==> inputs of job 3649 <==
## processing_fsm
module processing_fsm(clock, reset, start_signal, size, done, 
                            buf_0_write_en, buf_1_write_en, error_buf_write_en,
                            buf_0_w_data, buf_1_w_data, error_mem_w_data,
                            buf_0_r_data, buf_1_r_data, error_mem_r_data,
                            buf_0_addr, buf_1_addr, error_mem_addr, buf_sel);
export LEC_CHECK = 0
export ABC_AREA = 0
export CAP_MARGIN = 20
export CORE_ASPECT_RATIO = 1.98
export CORE_MARGIN = 2
export CORE_UTILIZATION = 72
export CTS_CLUSTER_DIAMETER = 367
export CTS_CLUSTER_SIZE = 96
export PLACE_DENSITY = 0.36
export SLEW_MARGIN = 20
export TNS_END_PERCENT = 10
create_clock -name core_clock -period 3.08 [get_ports {clock}]
run.sh (not shown) runs the stock make flow with config.mk's settings and CLKGATE_MAP_FILE=.
==> job 8076 (differences from job 3649) <==
- ABC_AREA: 0 -> 1
- CORE_ASPECT_RATIO: 1.98 -> unset
- CTS_CLUSTER_DIAMETER: 367 -> unset
- CTS_CLUSTER_SIZE: 96 -> unset
- PLACE_DENSITY: 0.36 -> 0.42
- TNS_END_PERCENT: 10 -> unset
==> flow/constraint.sdc (replaced) <==
create_clock -name core_clock -period 4.59 [get_ports {clock}]
set_input_delay 0.9180 -clock core_clock [delete_from_list [all_inputs] [get_ports {clock}]]
set_output_delay 0.9180 -clock core_clock [all_outputs]
set_load 0.01 [all_outputs]
==> job 6314 (differences from job 3649) <==
- ABC_AREA: 0 -> unset
- CORE_ASPECT_RATIO: 1.98 -> unset
- CTS_CLUSTER_DIAMETER: 367 -> 355
- CTS_CLUSTER_SIZE: 96 -> unset
- HOLD_SLACK_MARGIN: unset -> 0.29
- PLACE_DENSITY: 0.36 -> 0.79
- SETUP_SLACK_MARGIN: unset -> -0.42
- TNS_END_PERCENT: 10 -> unset
==> flow/constraint.sdc (replaced) <==
create_clock -name core_clock -period 4.19 [get_ports {clock}]
set_input_delay 0.8380 -clock core_clock [delete_from_list [all_inputs] [get_ports {clock}]]
set_output_delay 0.8380 -clock core_clock [all_outputs]
set_load 0.01 [all_outputs]
==> job 7483 (differences from job 3649) <==
- ABC_AREA: 0 -> 1
- CAP_MARGIN: 20 -> 40
- CELL_PAD_IN_SITES_DETAIL_PLACEMENT: unset -> 1
- CORE_ASPECT_RATIO: 1.98 -> unset
- CORE_UTILIZATION: 72 -> 23
- CTS_CLUSTER_DIAMETER: 367 -> unset
- CTS_CLUSTER_SIZE: 96 -> 89
- MAX_ROUTING_LAYER: unset -> met4
- PLACE_DENSITY: 0.36 -> unset
- TNS_END_PERCENT: 10 -> unset
==> flow/constraint.sdc (replaced) <==
create_clock -name core_clock -period 7.0 [get_ports {clock}]
set_input_delay 1.4000 -clock core_clock [delete_from_list [all_inputs] [get_ports {clock}]]
set_output_delay 1.4000 -clock core_clock [all_outputs]
set_load 0.01 [all_outputs]
==> flow_summary_export.csv <==
group,metric,value,unit
outcome,status,"complete, but fails checks",
outcome,failed_checks,"setup timing",
final_timing,finalSetupViolCount,1,
floorplanning,die_area,34000,µm²
floorplanning,rows,66,
yosys,muxShareOfSynthArea,0.0428,%
floorplanning,fp_util,72.5,%
global_route,grt_usage,49.0,%
yosys,ys_area,23400,µm²
yosys,syn_area,23400,µm²
yosys,ys_cells,2974,
floorplanning,die_w,184,µm
yosys,synth-adder-area-share,25.1,%
global_route,met1_usage,55.4,%
final_timing,setup_ws,-14.8,ps
yosys,simple_gate_share,18.0,%
placed_design,place_ws,-1.99,ps
[end of results for job 8076]
==> flow_summary_export.csv <==
group,metric,value,unit
yosys,ys_sh_aoi,17.2,%
final_timing,setup_ws,2080,ps
yosys,syn_area,23400,µm²
floorplanning,rows,117,
yosys,ys_area,23400,µm²
drt,vias,20900,
placed_design,place_ws,2060,ps
cells_and_area,seq_share,23.1,%
outcome,status,"timing/DRC/antenna clean",
yosys,simple_gate_share,18.0,%
cells_and_area,clkCellAreaFrac,4.04,%
clocking,clk_pin_slew,60,ps
final_timing,finalSetupViolCount,0,
yosys,ys_cells,2974,
floorplanning,fp_util,23.1,%
floorplanning,die_w,323,µm
drt,num_antenna_cells,4,
[end of results for job 7483]
==> flow_summary_export.csv <==
group,metric,value,unit
floorplanning,die_area,33500,µm²
floorplanning,die_w,131,µm
yosys,ys_area,23000,µm²
placed_design,place_ws,-1820,ps
outcome,stop_stage,"global routing (5_1_grt)",
global_route,grt_usage,63.6,%
outcome,firstError,"[ERROR GRT-0116] Global routing finished with congestion. Check the congestion regions in the DRC Viewer.",
outcome,status,"aborted with a tool error",
floorplanning,rows,92,
yosys,muxShareOfSynthArea,10.7,%
global_route,met1_usage,60.6,%
yosys,simple_gate_share,10.7,%
yosys,synth-adder-area-share,25.6,%
[end of results for job 3649]
==> flow_summary_export.csv <==
group,metric,value,unit
floorplanning,fp_util,73.0,%
yosys,ys_area,23000,µm²
outcome,failed_checks,"setup timing",
final_timing,setup_ws,-610,ps
yosys,synth-adder-area-share,25.6,%
yosys,ys_cells,2352,
yosys,simple_gate_share,10.7,%
final_timing,finalSetupViolCount,7,
outcome,status,"complete, but fails checks",
floorplanning,die_w,183,µm
[end of results for job 6314]

* * *

==> run P <==
processing_fsm again, from the RTL that the note above started with.
// processing_fsm
module processing_fsm(clock, reset, start_signal, size, done, 
                            buf_0_write_en, buf_1_write_en, error_buf_write_en,
                            buf_0_w_data, buf_1_w_data, error_mem_w_data,
                            buf_0_r_data, buf_1_r_data, error_mem_r_data,
                            buf_0_addr, buf_1_addr, error_mem_addr, buf_sel);
    input clock;
    input reset;
    input start_signal;
    input size;
    output reg done;
    output reg buf_0_write_en;
    output reg buf_1_write_en;
    output error_buf_write_en; 
    output reg [7:0] buf_0_w_data;
    output reg [7:0] buf_1_w_data;
    output [15:0] error_mem_w_data; 
    input  [7:0] buf_0_r_data;
    input  [7:0] buf_1_r_data;
    input  [15:0] error_mem_r_data; 
    output reg [15:0] buf_0_addr;
    output reg [15:0] buf_1_addr;
    output reg [15:0] error_mem_addr; 
    output reg buf_sel;
    assign error_buf_write_en = 1'b0;
    assign error_mem_w_data = 16'b0;
    parameter PIXEL_OFFSET = 1'b1, LINE_OFFSET = 9'd256, LINE_MAX = 8'd239, PIXELS_PER_LINE = 9'd256;
    parameter MAX_ADDRESS = 18'd61439;
    parameter
        WAIT              = 5'b00000,
        LOAD_MID_ERR      = 5'b00001,
        LOAD_BTM_ERR      = 5'b00010,
        CHECK_PACKET_ERR  = 5'b00011,
        NW_PIXEL          = 5'b00100,
        NORTH_PIXEL       = 5'b00101,
        NE_PIXEL          = 5'b00110,
        WEST_PIXEL        = 5'b00111,
        EAST_PIXEL        = 5'b01000,
        SW_PIXEL          = 5'b01001,
        SOUTH_PIXEL       = 5'b01010,
        SE_PIXEL          = 5'b01011,
        MEM_WAIT_1        = 5'b01100,
        MEM_WAIT_2        = 5'b01101,
        MEM_WAIT_3        = 5'b01110,
        SUM               = 5'b01111,
        WRITE_RESULT      = 5'b10000,
        DONE              = 5'b10001;
    reg [7:0] nw_pixel;
    reg [7:0] n_pixel;
    reg [7:0] ne_pixel;
    reg [7:0] w_pixel;
    reg [7:0] e_pixel;
    reg [7:0] sw_pixel;
  ...
clock: 7.0 ns
lec_check: 0
abc_area: 0
cap_margin: 40
cell_pad_in_sites_detail_placement: 1
core_aspect_ratio: 0.54
core_margin: 2
core_utilization: 47
cts_cluster_size: 89
max_routing_layer: met4
slew_margin: 20
==> run A (differences from run P) <==
Settings changed: ABC_AREA 0 to not set, CAP_MARGIN 40 to 20, CELL_PAD_IN_SITES_DETAIL_PLACEMENT 1 to not set, CORE_ASPECT_RATIO 0.54 to not set, CORE_UTILIZATION 47 to 72, CTS_CLUSTER_SIZE 89 to 15, MAX_ROUTING_LAYER met4 to not set, PLACE_DENSITY_LB_ADDON set to 0.02, SETUP_SLACK_MARGIN set to 0.68.
==> flow/constraint.sdc (replaced) <==
create_clock -name core_clock -period 4.78 [get_ports {clock}]
set_input_delay 0.9560 -clock core_clock [delete_from_list [all_inputs] [get_ports {clock}]]
set_output_delay 0.9560 -clock core_clock [all_outputs]
set_load 0.01 [all_outputs]
==> comparison table <==
| item | run A | run P |
|---|---|---|
| Result of the run | finished clean | finished clean |
| Origin of the worst setup path | nw_pixel[3] | e_pixel[3] |
| Count of buffers added by post-CTS timing repair for setup | 6 | 0 |
| Wire length of the first global-routing pass | 106.4 mm | 119.2 mm |
| Chip height | 182.8 microns | 166.6 microns |
| Critical Path AT | 5.17 ns | 6.09 ns |
| Area occupied by multi-input gates | 0.01549 sq mm | 0.01510 sq mm |
| Synthesis-to-layout area growth | 13.24% | 9.962% |
| CP max stage delay | 0.55 ns | 0.73 ns |
| Met1 GRT Util | 50.14% | 49.53% |
| Critical Path RT | 5.22 ns | 7.45 ns |
| Signal buffers share of area | 6.618% | 4.908% |
| Number of warnings in the stage logs | 39 | 40 |
| F_max | 211.6 MHz | 177.1 MHz |
| Total die size | 0.03342 sq mm | 0.05085 sq mm |
| Clock period minus worst slack | 4.725 ns | 5.647 ns |
| Std cell rows | 65 | 59 |
| Pin count of the biggest net entering global routing | 92 | 133 |
| Final weighted congestion of routability-driven global placement | 0.9730 | 0.9503 |
